// drawing_line_top
module drawing_line_top(
    input logic clk,
    input logic rst,
    output logic Hsync,
    output logic Vsync,
    output logic [3:0] vgaRed,
    output logic [3:0] vgaGreen,
    output logic [3:0] vgaBlue,
    input logic [11:0] x0,y0,x1,y1,
    output logic disp_en,
    output logic vga_clk,
    output logic [11:0] v_cntr, h_cntr
    );
    logic  vga_clk_buff;
    logic  vga_ce;
    clock_div#(4) vga_clk_mod(.clock(clk), .reset(rst), .div_clock(vga_clk_buff), .tick(vga_ce) ); 
    logic [11:0] v_cntr_buff, h_cntr_buff;
    logic Hsync_buff, Vsync_buff, disp_en_buff;   
    vga_controller#(
         .h_actv_pixel(50), 
         .h_sync_pulse(2),
         .h_back_porch(1),
         .h_front_porch(3),
         .h_sync_pol(0),
         .v_actv_pixel(60),
         .v_sync_pulse(1),
         .v_back_porch(1),
         .v_front_porch(1),
         .v_sync_pol(0)
    ) vgatxt(.clk(clk), .ce(vga_ce), .reset(rst), .h_sync(Hsync_buff), .v_sync(Vsync_buff), .h_counter_out(h_cntr_buff), .v_counter_out(v_cntr_buff), .disp_enable(disp_en_buff));
    logic [11:0] pix_y,pix_x;  
    line_drawer drw1(.nx0(x0), .nx1(x1),.disp_en(disp_en_buff), .rst(rst), .Vsync(Vsync_buff), .ny0(y0), .ny1(y1), .v_cntr(v_cntr_buff), .h_cntr(h_cntr_buff), .clk(clk), .ce(vga_ce), .y(pix_y), .x(pix_x)); 
    logic [3:0] red_r, green_r, blue_r;  
    assign {vgaRed, vgaGreen, vgaBlue} = {red_r, green_r, blue_r}; 
    always_ff @(posedge clk or posedge rst)begin
        if (rst) begin
            {red_r, green_r, blue_r} <= {4'b0 ,4'b0 , 4'b0};
        end
        else if (vga_ce) begin
            if (( (h_cntr_buff == pix_x && v_cntr_buff == pix_y ))&& disp_en_buff == 1'b1 )begin
                {red_r, green_r, blue_r} <= {4'hf,4'b0,4'b0};
            end  
  ...
For scale: ~4900 cells after synthesis, ~290 flip-flops, roughly 90 I/O pins, roughly 32000 sq um of cells after synthesis.
export LEC_CHECK = 0
export ABC_AREA = 1
export CAP_MARGIN = 20
export CORE_MARGIN = 2
export CORE_UTILIZATION = 72
export CTS_CLUSTER_DIAMETER = 399
export CTS_CLUSTER_SIZE = 95
export PLACE_DENSITY = 0.39
export SETUP_SLACK_MARGIN = -0.31
export SLEW_MARGIN = 20
create_clock -name core_clock -period 3.7 [get_ports {clk}]
run.sh (not shown) runs the stock make flow with config.mk's settings and CLKGATE_MAP_FILE=.
The first run did not get past global routing with GRT-0232.
Change:
ABC_AREA = not set   (was 1)
CORE_UTILIZATION = 64   (was 72)
CTS_CLUSTER_DIAMETER = not set   (was 399)
CTS_CLUSTER_SIZE = not set   (was 95)
PLACE_DENSITY = not set   (was 0.39)
SETUP_SLACK_MARGIN = 1.27   (was -0.31)
clock period = 6.73 ns   (was 3.7 ns; I/O delays follow)
What happened: With this change the flow produced a clean layout; synthesized area came out lower by 4.7%; die size is higher by 7.1%; synthesized cell count shrinks by 21%.
Change:
ABC_AREA = 0   (was not set)
CORE_ASPECT_RATIO = 0.71   (was not set)
CORE_UTILIZATION = 70   (was 64)
CTS_CLUSTER_DIAMETER = 204   (was not set)
CTS_CLUSTER_SIZE = 72   (was not set)
SETUP_SLACK_MARGIN = 1.19   (was 1.27)
clock period = 4.58 ns   (was 6.73 ns; I/O delays follow)
=> This time the run died in global routing; synthesized cell count does not change; die size came out lower by 8.4%; synthesized area is unchanged.
Change:
ABC_AREA = 1   (was 0)
CORE_ASPECT_RATIO = not set   (was 0.71)
CORE_UTILIZATION = 58   (was 70)
CTS_CLUSTER_DIAMETER = not set   (was 204)
CTS_CLUSTER_SIZE = 97   (was 72)
PLACE_DENSITY_LB_ADDON = 0.08   (was not set)
SETUP_SLACK_MARGIN = not set   (was 1.19)
clock period = 4.48 ns   (was 4.58 ns; I/O delays follow)
=>
- The changed run passed the timing, DRC and antenna checks
- synthesized area grows by 4.9%
- synthesized cell count rose by 26%
- die area increases by 26%
Change:
ABC_AREA = not set   (was 1)
CORE_UTILIZATION = 62   (was 58)
CTS_CLUSTER_SIZE = 95   (was 97)
PLACE_DENSITY_LB_ADDON = not set   (was 0.08)
clock period = 6.32 ns   (was 4.48 ns; I/O delays follow)
=> Die area falls by 11%. Global-route usage went up by 0.24 points. Clock-buffer cell count came out lower by 2. Setup slack gets better by 0.37 ns.
Change:
CORE_UTILIZATION = 70   (was 62)
CTS_CLUSTER_DIAMETER = 354   (was not set)
CTS_CLUSTER_SIZE = not set   (was 95)
MAX_ROUTING_LAYER = met4   (was not set)
clock period = 4.22 ns   (was 6.32 ns; I/O delays follow)
- Now the flow died in global routing, error GRT-0232
- die size decreases by 11%
- synthesized cell count stays the same
- area after synthesis does not change

* * *

Starting RTL as in the previous note.
// drawing_line_top
module drawing_line_top(
    input logic clk,
    input logic rst,
    output logic Hsync,
    output logic Vsync,
    output logic [3:0] vgaRed,
    output logic [3:0] vgaGreen,
    output logic [3:0] vgaBlue,
    input logic [11:0] x0,y0,x1,y1,
    output logic disp_en,
    output logic vga_clk,
    output logic [11:0] v_cntr, h_cntr
    );
    logic  vga_clk_buff;
    logic  vga_ce;
    clock_div#(4) vga_clk_mod(.clock(clk), .reset(rst), .div_clock(vga_clk_buff), .tick(vga_ce) ); 
    logic [11:0] v_cntr_buff, h_cntr_buff;
    logic Hsync_buff, Vsync_buff, disp_en_buff;   
    vga_controller#(
         .h_actv_pixel(50), 
         .h_sync_pulse(2),
         .h_back_porch(1),
         .h_front_porch(3),
         .h_sync_pol(0),
         .v_actv_pixel(60),
         .v_sync_pulse(1),
         .v_back_porch(1),
         .v_front_porch(1),
         .v_sync_pol(0)
    ) vgatxt(.clk(clk), .ce(vga_ce), .reset(rst), .h_sync(Hsync_buff), .v_sync(Vsync_buff), .h_counter_out(h_cntr_buff), .v_counter_out(v_cntr_buff), .disp_enable(disp_en_buff));
    logic [11:0] pix_y,pix_x;  
  ...
clock: 10.0 ns
lec_check: 0
cap_margin: 20
core_margin: 4
core_utilization: 38
cts_cluster_size: 99
min_routing_layer: met2
setup_slack_margin: 0.75
slew_margin: 20
tns_end_percent: 35
Rerun with:
Settings changed: CTS_CLUSTER_DIAMETER set to 33, CTS_CLUSTER_SIZE 99 to 16, MIN_ROUTING_LAYER met2 to met1, TNS_END_PERCENT 35 to 20.
Clock period 10.0 ns to 4.3 ns, I/O delays scaled along.
What happened: The new run reached the layout checks and failed them: negative setup slack. Setup slack is worse by 4.0 ns. Wire length goes up by 5.9%. Cell area goes up by 28%. Fmax goes up by 37%. First-iteration DRC count goes down by 71%. Area after synthesis does not change. Total power goes up to 3.1 times its value. Critical path depth goes up by 3.

* * *

## job 101
drawing_line_top again, from the RTL that the note above started with.
make LEC_CHECK=0 ABC_AREA=0 CAP_MARGIN=20 CORE_ASPECT_RATIO=0.66 CORE_MARGIN=2 CORE_UTILIZATION=40 CTS_CLUSTER_SIZE=81 GPL_TIMING_DRIVEN=0 HOLD_SLACK_MARGIN=0.16 MAX_ROUTING_LAYER=met4 PLACE_DENSITY_LB_ADDON=0.26 SLEW_MARGIN=20 finish   # period 10.0 ns
Job 101: no failed stages, no open violations at the end
#### Input delta (job 102 over job 101)
Settings: setting MIN_ROUTING_LAYER to met2 for the first time; setting TNS_END_PERCENT to 30 for the first time; setting CELL_PAD_IN_SITES_GLOBAL_PLACEMENT to 3 for the first time; changing CORE_ASPECT_RATIO from 0.66 to 0.93; changing SLEW_MARGIN from 20 to 5; changing HOLD_SLACK_MARGIN from 0.16 to 0.21; changing ABC_AREA from 0 to 1; changing CTS_CLUSTER_SIZE from 81 to 45; changing PLACE_DENSITY_LB_ADDON from 0.26 to 0.08.
Results
- Job 102: it failed during global placement, and the tool reported FLW-0024.
- Taking job 101 as the reference point, the row count of job 102 rises by 18.
- Against job 101, job 102 reports a count of instantiated cells in the yosys netlist that is higher.
- On core utilization at floorplan, job 101 and job 102 are neck and neck.
- Compared with job 101, job 102 shows instance count of the mapped netlist higher by 26%.
- Die area on job 102 is behind job 101.
- On fraction of the mapped netlist area in compound gates: job 102 sits below job 101.
Edits applied to the flow inputs when going from job 102 to job 103:
Settings: a deleted TNS_END_PERCENT that had been 30; a deleted CORE_ASPECT_RATIO that had been 0.93; a deleted ABC_AREA that had been 1; a deleted PLACE_DENSITY_LB_ADDON that had been 0.08; a deleted GPL_TIMING_DRIVEN that had been 0; a deleted HOLD_SLACK_MARGIN that had been 0.21; a deleted CELL_PAD_IN_SITES_GLOBAL_PLACEMENT that had been 3; a deleted MIN_ROUTING_LAYER that had been met2; a deleted CTS_CLUSTER_SIZE that had been 45; a deleted MAX_ROUTING_LAYER that had been met4; a change of SLEW_MARGIN from 5 to 20.
## What came out
- Job 103 | stages: all done | timing, DRC, antenna: all pass
- Compared with job 102, job 103 shows a lower die size.
- Total nets after synthesis: job 103 and job 102 compared, higher one is job 102
- Comparing job 103 and job 102, the higher number of rows created at floorplan was measured on job 103.
--- input diff job 103..job 104 ---
Settings: CAP_MARGIN: 20 -> 0; PLACE_DENSITY_LB_ADDON: unset -> 0.26; HOLD_SLACK_MARGIN: unset -> 0.16; TNS_END_PERCENT: unset -> 30; CTS_CLUSTER_SIZE: unset -> 81; GPL_TIMING_DRIVEN: unset -> 0; CORE_ASPECT_RATIO: unset -> 0.66; MAX_ROUTING_LAYER: unset -> met4; ABC_AREA: unset -> 1.
Notes after the runs:
Job 104: power share of the sequential group 0.3 points below job 103. Higher combinational share of power was reported by job 103, not job 104. Summary of job 104 over job 103: HPWL after detailed placement picked up an extra 70%; switching power total lost 3.0%; tightest slew margin relative to the limit lost 8.1 points. Job 104 packs its core tighter than job 103. Comparing job 104 with job 103, the total negative setup slack came out essentially unchanged.
Changes in job 105 relative to job 104:
Settings: PLACE_DENSITY_LB_ADDON no longer set, was 0.26; CORE_ASPECT_RATIO no longer set, was 0.66; CTS_CLUSTER_SIZE no longer set, was 81; GPL_TIMING_DRIVEN no longer set, was 0; ABC_AREA no longer set, was 1; CORE_MARGIN now 4, was 2; SETUP_SLACK_MARGIN now -0.85, previously not set; TNS_END_PERCENT now 35, was 30; HOLD_SLACK_MARGIN no longer set, was 0.16; CAP_MARGIN now 20, was 0; MAX_ROUTING_LAYER no longer set, was met4.
[summary]
Job 105 finished every step from synthesis to the final layout, and the layout passed the timing, DRC and antenna checks.
The run showing the smaller data arrival time of the worst path is job 105.
Compare job 105 and job 104 | maximum number of pins on one net before global-route repair lower: job 104
Clock skew: job 105 better than job 104
Cmp job 105 vs job 104: number of antenna repair diodes lower in job 105
In the reports for job 105 and job 104, the larger power belongs to job 105.
Job 105 against job 104: worst setup slack went up by 1.02 ns; achievable frequency saw an increase; global-route usage lower; reported leakage power shrank by 11%.

* * *

## the previous run
drawing_line_top again, from the RTL that the note above started with.
Settings: LEC_CHECK=0, ABC_AREA=0, CAP_MARGIN=0, CELL_PAD_IN_SITES_GLOBAL_PLACEMENT=0, CORE_ASPECT_RATIO=0.73, CORE_MARGIN=2, CORE_UTILIZATION=72, CTS_CLUSTER_DIAMETER=364, CTS_CLUSTER_SIZE=22, MAX_ROUTING_LAYER=met4, SETUP_SLACK_MARGIN=0.73, SLEW_MARGIN=30; clock period 5.35 ns.
The inputs of the current run differ from those of the previous run as listed below.
# the previous run
export LEC_CHECK = 0
export ABC_AREA = 0
export CAP_MARGIN = 0
export CELL_PAD_IN_SITES_GLOBAL_PLACEMENT = 0
export CORE_ASPECT_RATIO = 0.73
export CORE_MARGIN = 2
export CORE_UTILIZATION = 72
export CTS_CLUSTER_DIAMETER = 364
export CTS_CLUSTER_SIZE = 22
export MAX_ROUTING_LAYER = met4
export SETUP_SLACK_MARGIN = 0.73
export SLEW_MARGIN = 30
create_clock -name core_clock -period 5.35 [get_ports {clk}]
# the current run
export LEC_CHECK = 0
export CAP_MARGIN = 20
export CORE_MARGIN = 2
export CORE_UTILIZATION = 40
export SLEW_MARGIN = 20
create_clock -name core_clock -period 6.11 [get_ports {clk}]
Results
- Compared with the previous run, the current run shows static leakage lower by 5.3%.
- The previous run vs the current run, routing layer with the top usage in global route: met1 vs met2
- The current run reports its highest-delay cell along the critical path as dfstp_2 while the previous run reports a311oi_2.
- Wire: the current run routes less than the previous run
- The current run against the previous run: sequential share of cell area increased by 1.3 points relative to the old numbers; sequential fraction of design power went up.
- Number of antenna violations at the first check in global routing: the current run lower than the previous run
- Internal portion of total power, the current run vs the previous run: down by more than 10%
- For wire length of the first global-routing pass, dividing the value from the current run by the value from the previous run gives 0.907.
- The current run vs. the previous run: non-clock buffer area fraction after layout lower; total die area went up; total power draw lost about 20%.

* * *

## tundra
Starting RTL as in the previous note.
clock: 8.64 ns
lec_check: 0
abc_area: 0
cap_margin: 40
cell_pad_in_sites_global_placement: 0
core_aspect_ratio: 0.55
core_margin: 2
core_utilization: 72
cts_cluster_size: 40
max_routing_layer: met4
place_density: 0.65
slew_margin: 30
## Diff of input files: zinc against tundra
# tundra
export LEC_CHECK = 0
export ABC_AREA = 0
export CAP_MARGIN = 40
export CELL_PAD_IN_SITES_GLOBAL_PLACEMENT = 0
export CORE_ASPECT_RATIO = 0.55
export CORE_MARGIN = 2
export CORE_UTILIZATION = 72
export CTS_CLUSTER_SIZE = 40
export MAX_ROUTING_LAYER = met4
export PLACE_DENSITY = 0.65
export SLEW_MARGIN = 30
create_clock -name core_clock -period 8.64 [get_ports {clk}]
# zinc
export LEC_CHECK = 0
export ABC_AREA = 1
export CAP_MARGIN = 20
export CORE_MARGIN = 2
export CORE_UTILIZATION = 52
export SLEW_MARGIN = 20
create_clock -name core_clock -period 4.54 [get_ports {clk}]
Results
The end point of the critical path comes out drw1.D[16] in one run and drw1.D[9] in the other, namely in tundra and zinc respectively.
No run among zinc and tundra stopped early or left any final violation; all are clean.
Of the two values seen for prevailing logic family in the synthesized netlist, simple AND/OR/NAND/NOR gates was produced by zinc and AND-OR/OR-AND gates by tundra.
Sum of negative setup slack came out exactly the same in zinc and tundra.
From tundra to zinc the numbers moved as follows: total global routing track utilization shows a reduction of 14 points; share of the final layout cell area in multi-input gates saw a decrease; combinational group share of total power has decreased.
Input changes introduced in pepper (baseline for comparison: zinc):
# zinc
export LEC_CHECK = 0
export ABC_AREA = 1
export CAP_MARGIN = 20
export CORE_MARGIN = 2
export CORE_UTILIZATION = 52
export SLEW_MARGIN = 20
create_clock -name core_clock -period 4.54 [get_ports {clk}]
# pepper
export LEC_CHECK = 0
export ABC_AREA = 1
export CAP_MARGIN = 20
export CORE_MARGIN = 2
export CORE_UTILIZATION = 70
export CTS_CLUSTER_DIAMETER = 204
export CTS_CLUSTER_SIZE = 72
export HOLD_SLACK_MARGIN = -0.09
export SETUP_SLACK_MARGIN = -0.13
export SLEW_MARGIN = 20
create_clock -name core_clock -period 3.76 [get_ports {clk}]
## What came out
pepper did not finish; the tool stopped in global routing (5_1_grt) with error GRT-0232.
In terms of synthesized area divided by synthesized cell count, zinc and pepper differ only marginally.
[compare] base=zinc new=pepper: TritonCTS buffer count fell 28, placement-stage cell area rose about 6%, area of the die fell 16000 um^2.
Going from zinc to pepper, height of the die shrank by more than 10%.
Relative to zinc, post-DP HPWL has decreased by 2.5% in pepper.
### pepper -> harbor
# pepper
export LEC_CHECK = 0
export ABC_AREA = 1
export CAP_MARGIN = 20
export CORE_MARGIN = 2
export CORE_UTILIZATION = 70
export CTS_CLUSTER_DIAMETER = 204
export CTS_CLUSTER_SIZE = 72
export HOLD_SLACK_MARGIN = -0.09
export SETUP_SLACK_MARGIN = -0.13
export SLEW_MARGIN = 20
create_clock -name core_clock -period 3.76 [get_ports {clk}]
# harbor
export LEC_CHECK = 0
export CAP_MARGIN = 20
export CORE_MARGIN = 2
export CORE_UTILIZATION = 56
export SLEW_MARGIN = 20
create_clock -name core_clock -period 6.11 [get_ports {clk}]
## What came out
- Apart from pepper, each of pepper and harbor ends the flow with a layout that passes the timing, DRC and antenna checks.
- FAIL pepper @ global routing (5_1_grt): tool exited with error
- In the reports for pepper and harbor, the larger area fraction in mux cells belongs to harbor.
- Count of cells resized by post-cts repair: harbor vs pepper down 405
- Taking pepper as the reference, in harbor area of the chip rose by about 19%; placed instance count fell by 24%; placed wire-length estimate after detailed placement fell by 13%.
- NOTE: instance area after placement in harbor falls short of that of pepper
No activity file was given, so power comes from the tool's default toggle rates.
